Setup of build 15:
## top
module top (
    input  logic clk,
    input  logic rst,
    input  logic load,
    input  logic [2:0] load_rgb,
    output logic _48b
);
Size in the first run: roughly 5100 cells after synthesis, ~46000 um2 of cells after synthesis.
Settings: LEC_CHECK=0, ABC_AREA=0, CAP_MARGIN=20, CORE_MARGIN=2, CORE_UTILIZATION=71, CTS_CLUSTER_DIAMETER=361, CTS_CLUSTER_SIZE=13, GPL_ROUTABILITY_DRIVEN=0, PLACE_DENSITY_LB_ADDON=0.11, SETUP_SLACK_MARGIN=0.35, SLEW_MARGIN=20; clock period 3.07 ns.
run.sh (not shown) runs the stock make flow with config.mk's settings and CLKGATE_MAP_FILE=.
Build 15 ran in full, but the layout does not pass; the checks complain about setup timing.
### build 15 -> build 37
==> flow/config.mk <==
export PLATFORM = sky130hd
export DESIGN_NAME = top
export DESIGN_NICKNAME = top
export VERILOG_FILES = /design/flow/design.v
export SDC_FILE = /design/flow/constraint.sdc
export NUM_CORES = 4
export LEC_CHECK = 0
export CAP_MARGIN = 20
export CORE_MARGIN = 2
export CORE_UTILIZATION = 72
export SETUP_SLACK_MARGIN = 1.07
export SLEW_MARGIN = 20
==> flow/constraint.sdc <==
create_clock -name core_clock -period 4.19 [get_ports {clk}]
set_input_delay 0.8380 -clock core_clock [delete_from_list [all_inputs] [get_ports {clk}]]
set_output_delay 0.8380 -clock core_clock [all_outputs]
set_load 0.01 [all_outputs]
==> comparison <==
- The flow did not stop early for build 37: all stages ran, and the layout cleared the timing, design-rule and antenna checks.
- Compare build 15 and build 37 | clock share of power lower: build 15
- | post-cts gate resize count | lower: build 15 |
- Taking build 15 as the reference, in build 37 count of non-filler cells in the finished layout saw an increase, overall power -about 12%, synthesis-to-layout area growth rose by 1.4 points.
- Build 37 vs build 15, power group with the highest consumption: the clock network vs sequential cells
### build 37 -> build 53
-- flow/config.mk --
<<< build 37, line 8
export CAP_MARGIN = 20
export CORE_MARGIN = 2
export CORE_UTILIZATION = 72
export SETUP_SLACK_MARGIN = 1.07
export SLEW_MARGIN = 20
>>> build 53, line 8
export CAP_MARGIN = 20
export CORE_MARGIN = 2
export CORE_UTILIZATION = 40
export GPL_TIMING_DRIVEN = 0
export MAX_ROUTING_LAYER = met4
export SLEW_MARGIN = 20
export TNS_END_PERCENT = 75
==> flow/constraint.sdc <==
create_clock -name core_clock -period 10.0 [get_ports {clk}]
set_input_delay 2.0000 -clock core_clock [delete_from_list [all_inputs] [get_ports {clk}]]
set_output_delay 2.0000 -clock core_clock [all_outputs]
set_load 0.01 [all_outputs]
### Flow results
Looking at the reports, build 53 completed the entire flow and the layout it produced met the timing, design-rule and antenna checks.
When build 53 is measured against build 37, its post-route total power turns out 57% lower.
The detailed-routed wire length on met3 reported for build 53 is smaller than that of build 37 by 45%.
Slowest cell on the critical path: sky130_fd_sc_hd__fa_1 -> build 37, sky130_fd_sc_hd__clkbuf_1 -> build 53
There was hardly any difference in sequential share of layout area between build 53 and build 37.
Re worst-case clock buffer depth: no difference whatsoever between build 37 and build 53.
[compare] base=build 37 new=build 53: total power density per cell area now smaller, full die area now larger, placeable core area now larger.
Comparing setup slack for build 53 and build 37, the smaller number came from build 37.
The inputs of build 29 differ from those of build 53 as listed below.
==> flow/config.mk <==
export PLATFORM = sky130hd
export DESIGN_NAME = top
export DESIGN_NICKNAME = top
export VERILOG_FILES = /design/flow/design.v
export SDC_FILE = /design/flow/constraint.sdc
export NUM_CORES = 4
export LEC_CHECK = 0
export ABC_AREA = 1
export CAP_MARGIN = 20
export CORE_MARGIN = 2
export CORE_UTILIZATION = 40
export GPL_TIMING_DRIVEN = 0
export MAX_ROUTING_LAYER = met4
export SETUP_SLACK_MARGIN = 0.87
export SLEW_MARGIN = 20
export TNS_END_PERCENT = 25
Results
- Post-layout worst setup margin delta (build 29 − build 53): favourable
- Build 29 reports a higher synthesized area than build 53 does.
- Compared to build 53, build 29 was floorplanned on a bigger die.
- In build 29, simple-gate portion of the synthesized area is higher than in build 53.
- Comparing build 53 and build 29, total stage count of the critical path is lower on build 29.


top again, from the RTL that the note above started with.
make LEC_CHECK=0 ABC_AREA=0 CAP_MARGIN=10 CORE_MARGIN=2 CORE_UTILIZATION=72 CTS_CLUSTER_DIAMETER=88 CTS_CLUSTER_SIZE=100 GPL_ROUTABILITY_DRIVEN=0 PLACE_DENSITY=0.67 SETUP_SLACK_MARGIN=0.39 SLEW_MARGIN=40 finish   # period 3.22 ns
The first run completed and failed the layout checks on negative setup slack.
Next try:
- ABC_AREA: 0 -> not set
- CAP_MARGIN: 10 -> 20
- CORE_UTILIZATION: 72 -> 47
- CTS_CLUSTER_DIAMETER: 88 -> not set
- CTS_CLUSTER_SIZE: 100 -> not set
- GPL_ROUTABILITY_DRIVEN: 0 -> not set
- PLACE_DENSITY: 0.67 -> not set
- SETUP_SLACK_MARGIN: 0.39 -> not set
- SLEW_MARGIN: 40 -> 20
- clock period: 3.22 -> 4.08 ns (I/O delays scaled with it)
What happened:
- The new run finished clean
- setup slack gets better by 0.65 ns
- final cell count rises by about 0.8%
- routed wire length decreases by about 12%
- global-route usage falls by 14 points
- core utilization goes down by 37 points
- worst hold slack loses 0.012 ns
- cell area goes down by 11%
Next try:
- CORE_UTILIZATION: 47 -> 45
- HOLD_SLACK_MARGIN: not set -> 0.27
- SETUP_SLACK_MARGIN: not set -> 1.69
- clock period: 4.08 -> 10.0 ns (I/O delays scaled with it)
=>
- The new run ran to the end with no violations
- total power shrinks by about 60%
- cell count shrinks by about 0.36%
- global-route usage shrinks by 1.6 points
- worst hold slack loses 0.011 ns
- routed wire length shrinks by about 3%
- clock power shrinks by about 56%
- cell area shrinks by about 1.4%
- combinational power shrinks by 61%
- worst setup slack gains 5.4 ns
Next try:
- ABC_AREA: not set -> 1
- CAP_MARGIN: 20 -> 5
- CELL_PAD_IN_SITES_DETAIL_PLACEMENT: not set -> 0
- CORE_ASPECT_RATIO: not set -> 0.62
- CORE_UTILIZATION: 45 -> 56
- CTS_CLUSTER_DIAMETER: not set -> 79
- GPL_ROUTABILITY_DRIVEN: not set -> 0
- GPL_TIMING_DRIVEN: not set -> 1
- HOLD_SLACK_MARGIN: 0.27 -> -0.09
- MAX_ROUTING_LAYER: not set -> met5
- PLACE_DENSITY_LB_ADDON: not set -> 0.11
- SETUP_SLACK_MARGIN: 1.69 -> 0.87
- TNS_END_PERCENT: not set -> 25
What happened:
- setup slack degrades by 0.036 ns
- non-clock buffer count is lower by 9
- hold slack degrades by 0.0070 ns
- maximum frequency is lower by 0.87%
- wire length is higher by 6.9%
- clock skew stays flat


Setup of build 73:
The RTL this note starts from:
==> flow/design.v <==
module ws2812b(
    input logic clk, 
    input logic rst,
    input logic serial_in, 
    input logic transmit, 
    output logic ws2812b_out, 
    output logic shift
);
    localparam IDLE = 1'b0;
    localparam TRANSMITTING = 1'b1;
    localparam T0_CYCLE_COUNT = 4'd5;
    localparam T1_CYCLE_COUNT = 4'd10;
    localparam MAX_CYCLE_COUNT = 4'd15;
    logic state;
    logic [3:0] cycle_count;
    logic bit_being_sent;
    always_ff @(posedge clk) begin
        if (rst) begin
            state <= IDLE;
            cycle_count <= 4'd0;
            bit_being_sent <= 1'b0;
        end
        else begin
        unique case (state)
            IDLE:
                if (transmit == 1'b1) begin
                    state <= TRANSMITTING;
                    cycle_count <= 4'd0;
                    bit_being_sent <= serial_in;
                end
            TRANSMITTING:
                if (transmit == 1'b0) begin
                    state <= IDLE;
                end
                else if (cycle_count == MAX_CYCLE_COUNT - 1) begin
                    cycle_count <= 4'd0;
                    bit_being_sent <= serial_in;
                end
                else begin
                    cycle_count <= cycle_count + 1;
                end
        endcase
        end
    end
    always_comb begin
        if (state == TRANSMITTING)
            if (bit_being_sent == 1'b0)
                ws2812b_out = (cycle_count < T0_CYCLE_COUNT);
            else
                ws2812b_out = (cycle_count < T1_CYCLE_COUNT);
        else
            ws2812b_out = 1'b0;
    end
    assign shift = (state == TRANSMITTING) && (cycle_count == 4'd0);
endmodule
module controller (
    input logic clk, 
    input logic rst,
    output logic load_sreg, 
    output logic transmit_pixel, 
    output logic [5:0] pixel, 
    output logic [4:0] frame
);
    localparam TRANSMIT_FRAME       = 1'b0;
    localparam IDLE                 = 1'b1;
    localparam [2:0] READ_CH_VALS   = 3'b001;
    localparam [2:0] LOAD_SREG      = 3'b010;
    localparam [2:0] TRANSMIT_PIXEL = 3'b100;
    localparam [8:0] TRANSMIT_CYCLES    = 9'd360;        
    localparam [19:0] IDLE_CYCLES       = 20'd2000;      
    logic state;
    logic next_state;
    logic [2:0] transmit_phase;
    logic [2:0] next_transmit_phase;
    logic [5:0] pixel_counter;
    logic [4:0] frame_counter;
    logic [8:0] transmit_counter;
    logic [19:0] idle_counter;
    logic transmit_pixel_done;
    logic idle_done;
    assign transmit_pixel_done = (transmit_counter == TRANSMIT_CYCLES - 1);
    assign idle_done = (idle_counter == IDLE_CYCLES - 1);
    always_ff @(posedge clk) begin
        if (rst) begin
            state <= TRANSMIT_FRAME;
            transmit_phase <= READ_CH_VALS;
        end
        else begin
            state <= next_state;
            transmit_phase <= next_transmit_phase;
        end
    end
    always_comb begin
        next_state = 1'bx;
        unique case (state)
            TRANSMIT_FRAME:
                if ((pixel_counter == 6'd63) && (transmit_pixel_done))
                    next_state = IDLE;
                else
                    next_state = TRANSMIT_FRAME;
            IDLE:
                if (idle_done)
                    next_state = TRANSMIT_FRAME;
                else
                    next_state = IDLE;
        endcase
    end
    always_comb begin
        next_transmit_phase = READ_CH_VALS;
        if (state == TRANSMIT_FRAME) begin
            case (transmit_phase)
                READ_CH_VALS:
                    next_transmit_phase = LOAD_SREG;
                LOAD_SREG:
                    next_transmit_phase = TRANSMIT_PIXEL;
                TRANSMIT_PIXEL:
                    next_transmit_phase = transmit_pixel_done ? READ_CH_VALS : TRANSMIT_PIXEL;
            endcase
        end
    end
    always_ff @(posedge clk) begin
        if (rst) begin
            pixel_counter <= 6'd0;
        end
        else if ((state == TRANSMIT_FRAME) && transmit_pixel_done) begin
            pixel_counter <= pixel_counter + 1;
        end
    end
    always_ff @(posedge clk) begin
        if (rst) begin
            frame_counter <= 5'd0;
        end
        else if (idle_done) begin
            frame_counter <= frame_counter + 1;
        end
    end
    always_ff @(posedge clk) begin
        if (rst) begin
            transmit_counter <= 9'd0;
        end
        else if (transmit_phase == TRANSMIT_PIXEL) begin
            transmit_counter <= transmit_counter + 1;
        end
        else begin
            transmit_counter <= 9'd0;
        end
    end
    always_ff @(posedge clk) begin
        if (rst) begin
            idle_counter <= 20'd0;
        end
        else if (state == IDLE) begin
            idle_counter <= idle_counter + 1;
        end
        else begin
            idle_counter <= 20'd0;
        end
    end
    assign pixel = pixel_counter;
    assign frame = frame_counter;
    assign load_sreg = (transmit_phase == LOAD_SREG);
    assign transmit_pixel = (transmit_phase == TRANSMIT_PIXEL);
endmodule
module game_of_life #(
    parameter [63:0] INIT_GRID = 64'hFFFF_FFFF_FFFF_FFFF
)(
    input  logic clk,
    input  logic rst,
    input  logic tick,          
    input  logic load,          
    input  logic load_bit,
    output logic [63:0] grid_out
);
    logic [63:0] grid;
    logic [63:0] next_grid;
    logic [63:0] north, south, east, west;
    logic [63:0] ne, nw, se, sw;
    logic [3:0] neighbors [63:0];
    integer i;
    always_comb begin
        for (i = 0; i < 64; i = i + 1) begin
            north[i] = grid[(((i / 8) + 1) % 8) * 8 + (i % 8)];
            south[i] = grid[(((i / 8) + 7) % 8) * 8 + (i % 8)];
            east[i]  = grid[(i / 8) * 8 + ((i % 8) + 1) % 8];
            west[i]  = grid[(i / 8) * 8 + ((i % 8) + 7) % 8];
            ne[i]    = grid[(((i / 8) + 1) % 8) * 8 + ((i % 8) + 1) % 8];
            nw[i]    = grid[(((i / 8) + 1) % 8) * 8 + ((i % 8) + 7) % 8];
            se[i]    = grid[(((i / 8) + 7) % 8) * 8 + ((i % 8) + 1) % 8];
            sw[i]    = grid[(((i / 8) + 7) % 8) * 8 + ((i % 8) + 7) % 8];
        end
        for (i = 0; i < 64; i = i + 1) begin
            neighbors[i] = north[i] + south[i] + east[i] + west[i] +
                           ne[i] + nw[i] + se[i] + sw[i];
        end
        for (i = 0; i < 64; i = i + 1) begin
            if (grid[i])
                next_grid[i] = (neighbors[i] == 2 || neighbors[i] == 3);
            else
                next_grid[i] = (neighbors[i] == 3);
        end
    end
    always_ff @(posedge clk) begin
        if (rst)
            grid <= INIT_GRID;
        else if (load)
            grid <= {load_bit, grid[63:1]};
        else if (tick)
            grid <= next_grid;
    end
    assign grid_out = grid;
endmodule
module top (
    input  logic clk,
    input  logic rst,
    input  logic load,
    input  logic [2:0] load_rgb,
    output logic _48b
);
    logic [5:0] pixel;
    logic load_sreg, transmit_pixel, shift;
    logic ws_out;
    logic [7:0] red_data, green_data, blue_data;
    logic [23:0] shift_reg;
    logic [23:0] div_counter;
    logic tick;
    always_ff @(posedge clk) begin
        if (rst) begin
            div_counter <= 0;
            tick <= 1'b0;
        end else if (div_counter == 24'd29_999) begin  
            div_counter <= 0;
            tick <= 1'b1;
        end else begin
            div_counter <= div_counter + 1;
            tick <= 1'b0;
        end
    end
    logic [63:0] red_grid, green_grid, blue_grid;
    localparam [63:0] RED_INIT   = 64'b11100000_00000000_00000000_00000000_00000000_00000000_00000000_00000000;  
    localparam [63:0] GREEN_INIT = 64'b00000000_00011100_00000000_00000000_00000000_00000000_00000000_00000000;  
    localparam [63:0] BLUE_INIT  = 64'b00000000_00000000_00000111_00000000_00000000_00000000_00000000_00000000;  
    game_of_life #(.INIT_GRID(RED_INIT))   u_red_gol   (.clk(clk), .rst(rst), .tick(tick), .load(load), .load_bit(load_rgb[2]), .grid_out(red_grid));
    game_of_life #(.INIT_GRID(GREEN_INIT)) u_green_gol (.clk(clk), .rst(rst), .tick(tick), .load(load), .load_bit(load_rgb[1]), .grid_out(green_grid));
    game_of_life #(.INIT_GRID(BLUE_INIT))  u_blue_gol  (.clk(clk), .rst(rst), .tick(tick), .load(load), .load_bit(load_rgb[0]), .grid_out(blue_grid));
    always_comb begin
        red_data   = {8{red_grid[pixel]}};
        green_data = {8{green_grid[pixel]}};
        blue_data  = {8{blue_grid[pixel]}};
    end
    controller u_ctrl (
        .clk(clk),
        .rst(rst),
        .load_sreg(load_sreg),
        .transmit_pixel(transmit_pixel),
        .pixel(pixel),
        .frame()
    );
    ws2812b u_ws (
        .clk(clk),
        .rst(rst),
        .serial_in(shift_reg[23]),
        .transmit(transmit_pixel),
        .ws2812b_out(ws_out),
        .shift(shift)
    );
    always_ff @(posedge clk) begin
        if (load_sreg)
            shift_reg <= {green_data, red_data, blue_data};  
        else if (shift)
            shift_reg <= {shift_reg[22:0], 1'b0};
    end
    assign _48b = ws_out;
endmodule
make LEC_CHECK=0 CAP_MARGIN=0 CORE_MARGIN=2 CORE_UTILIZATION=70 CTS_CLUSTER_DIAMETER=346 SLEW_MARGIN=20 finish   # period 2.88 ns
Final checks on build 73, whose flow otherwise completed, came back failing, citing negative setup slack.
Inputs modified between build 73 and build 84:
# build 73
export LEC_CHECK = 0
export CAP_MARGIN = 0
export CORE_MARGIN = 2
export CORE_UTILIZATION = 70
export CTS_CLUSTER_DIAMETER = 346
export SLEW_MARGIN = 20
create_clock -name core_clock -period 2.88 [get_ports {clk}]
# build 84
export LEC_CHECK = 0
export CAP_MARGIN = 20
export CORE_MARGIN = 2
export CORE_UTILIZATION = 64
export SETUP_SLACK_MARGIN = 1.83
export SLEW_MARGIN = 20
create_clock -name core_clock -period 6.95 [get_ports {clk}]
==> comparison <==
- Build 84 did not stop at any stage, and its layout met the timing, design-rule and antenna checks.
- On worst setup slack, build 73 loses to build 84.
- Compared with build 73, build 84 shows wire length that has gone down by more than 10%.
- For build 73, the kind of path behind the tightest hold check was in -> reg, unlike build 84, where it was reg -> reg.
- In the tables for build 73 and build 84, all-layer global routing usage reads higher with build 73.
- Re highest net fanout along the worst path: build 73 and build 84 aren't equal, and the higher value belongs to build 84.
- The via count reported for build 84 is lower than the one for build 73.
- Summary of build 84 over build 73: actual transition at the worst max-transition pin rose 0.14 ns; number of antenna violations at the first check in global routing saw a decrease; total power went down by 0.0061 W.
What build 64 does differently from build 84 at the input level:
# build 84
export LEC_CHECK = 0
export CAP_MARGIN = 20
export CORE_MARGIN = 2
export CORE_UTILIZATION = 64
export SETUP_SLACK_MARGIN = 1.83
export SLEW_MARGIN = 20
create_clock -name core_clock -period 6.95 [get_ports {clk}]
# build 64
export LEC_CHECK = 0
export CAP_MARGIN = 20
export CORE_MARGIN = 2
export CORE_UTILIZATION = 72
export CTS_CLUSTER_DIAMETER = 258
export PLACE_DENSITY = 0.36
export SETUP_SLACK_MARGIN = 1.07
export SLEW_MARGIN = 20
create_clock -name core_clock -period 3.63 [get_ports {clk}]
==> results <==
Sort build 64 and build 84 by post-route worst setup slack, descending, and build 84 comes first. Layout clock buffer count came out higher on build 64 than on build 84. Global routing usage on met1: build 64 vs build 84 up 9.6 points. The transition time at the pin with the least slew margin in build 64 sits 0.064 ns above the value recorded for build 84. Between build 64 and build 84, the number of inserted filler cells in the final layout is lower for build 64. On die size, build 84 loses to build 64. Fraction of power spent switching nets was lower in build 84 than in build 64.
Changes in build 61 relative to build 64:
# build 64
export LEC_CHECK = 0
export CAP_MARGIN = 20
export CORE_MARGIN = 2
export CORE_UTILIZATION = 72
export CTS_CLUSTER_DIAMETER = 258
export PLACE_DENSITY = 0.36
export SETUP_SLACK_MARGIN = 1.07
export SLEW_MARGIN = 20
create_clock -name core_clock -period 3.63 [get_ports {clk}]
# build 61
export LEC_CHECK = 0
export CAP_MARGIN = 20
export CORE_MARGIN = 2
export CORE_UTILIZATION = 70
export SLEW_MARGIN = 20
create_clock -name core_clock -period 3.43 [get_ports {clk}]
### Flow results
- Build 61 finished every stage and its layout cleared the timing, design-rule and antenna checks.
- From build 64 to build 61 the numbers moved as follows: vias after detailed routing down 3514, setup slack at placement down 0.40 ns, power density over the cells up 16%, cell count along the critical path down 2.
- Diff build 64..build 61 | total number of sequential cells | negligible
- Re synthesized cell count: no difference whatsoever between build 64 and build 61.
- Portion of the layout cell area used by clock cells for build 61: 0.27 points up relative to build 64
- Delta (build 61 minus build 64): final area saw a decrease, setup slack went down, cell count of the worst reg-to-reg path decreased by 2 relative to the old numbers.
The following lists how build 51 was set up differently from build 61:
# build 61
export LEC_CHECK = 0
export CAP_MARGIN = 20
export CORE_MARGIN = 2
export CORE_UTILIZATION = 70
export SLEW_MARGIN = 20
create_clock -name core_clock -period 3.43 [get_ports {clk}]
# build 51
export LEC_CHECK = 0
export CAP_MARGIN = 20
export CORE_MARGIN = 2
export CORE_UTILIZATION = 45
export SLEW_MARGIN = 20
create_clock -name core_clock -period 10.0 [get_ports {clk}]
The number of DRC violations after detailed-routing iteration 0 of build 51 was superior to that of build 61.
What build 51 reported for clock power has to be multiplied by 2.7 to get the figure for build 61.
As far as number of buffers added on ports goes, build 61 and build 51 are indistinguishable; the numbers are identical.
Taking build 61 as the reference, in build 51 setup slack of the worst register-to-register path shows an increase of 6.17 ns; signed area change from the synthesized netlist to the final layout shows a reduction of 4.1 points; sequential share of layout area shows an increase of 0.21 points; met2 routing resource usage after global routing shows a reduction of 22 points.
Going from build 61 to build 51, non-filler instance count after layout grew by a few percent.
Diff build 61 -> build 51: worst setup slack after layout has increased, routability-driven placement congestion ratio now smaller.
Relative to build 51, the following input files were edited for build 3:
# build 51
export LEC_CHECK = 0
export CAP_MARGIN = 20
export CORE_MARGIN = 2
export CORE_UTILIZATION = 45
export SLEW_MARGIN = 20
create_clock -name core_clock -period 10.0 [get_ports {clk}]
# build 3
export LEC_CHECK = 0
export CAP_MARGIN = 20
export CORE_MARGIN = 2
export CORE_UTILIZATION = 45
export SLEW_MARGIN = 20
create_clock -name core_clock -period 5.17 [get_ports {clk}]
Notes after the runs:
The sequential share of cell area on build 3 is in line with that on build 51. Diff build 51 -> build 3: routing usage on met2 went down, synthesis-to-layout area growth now sits at about the same level. Run comparison: build 3 critical path endpoint u_blue_gol.grid[63]; build 51 critical path endpoint _48b. Summary of build 3 over build 51: length of routed met2 wiring moved down; setup slack moved down; summed area of non-filler cells in the final layout level; routed wire length moved down. For build 51, the type of the setup path with the least slack was reg -> out, unlike build 3, where it was reg -> reg.
No activity file was given, so power comes from the tool's default toggle rates.
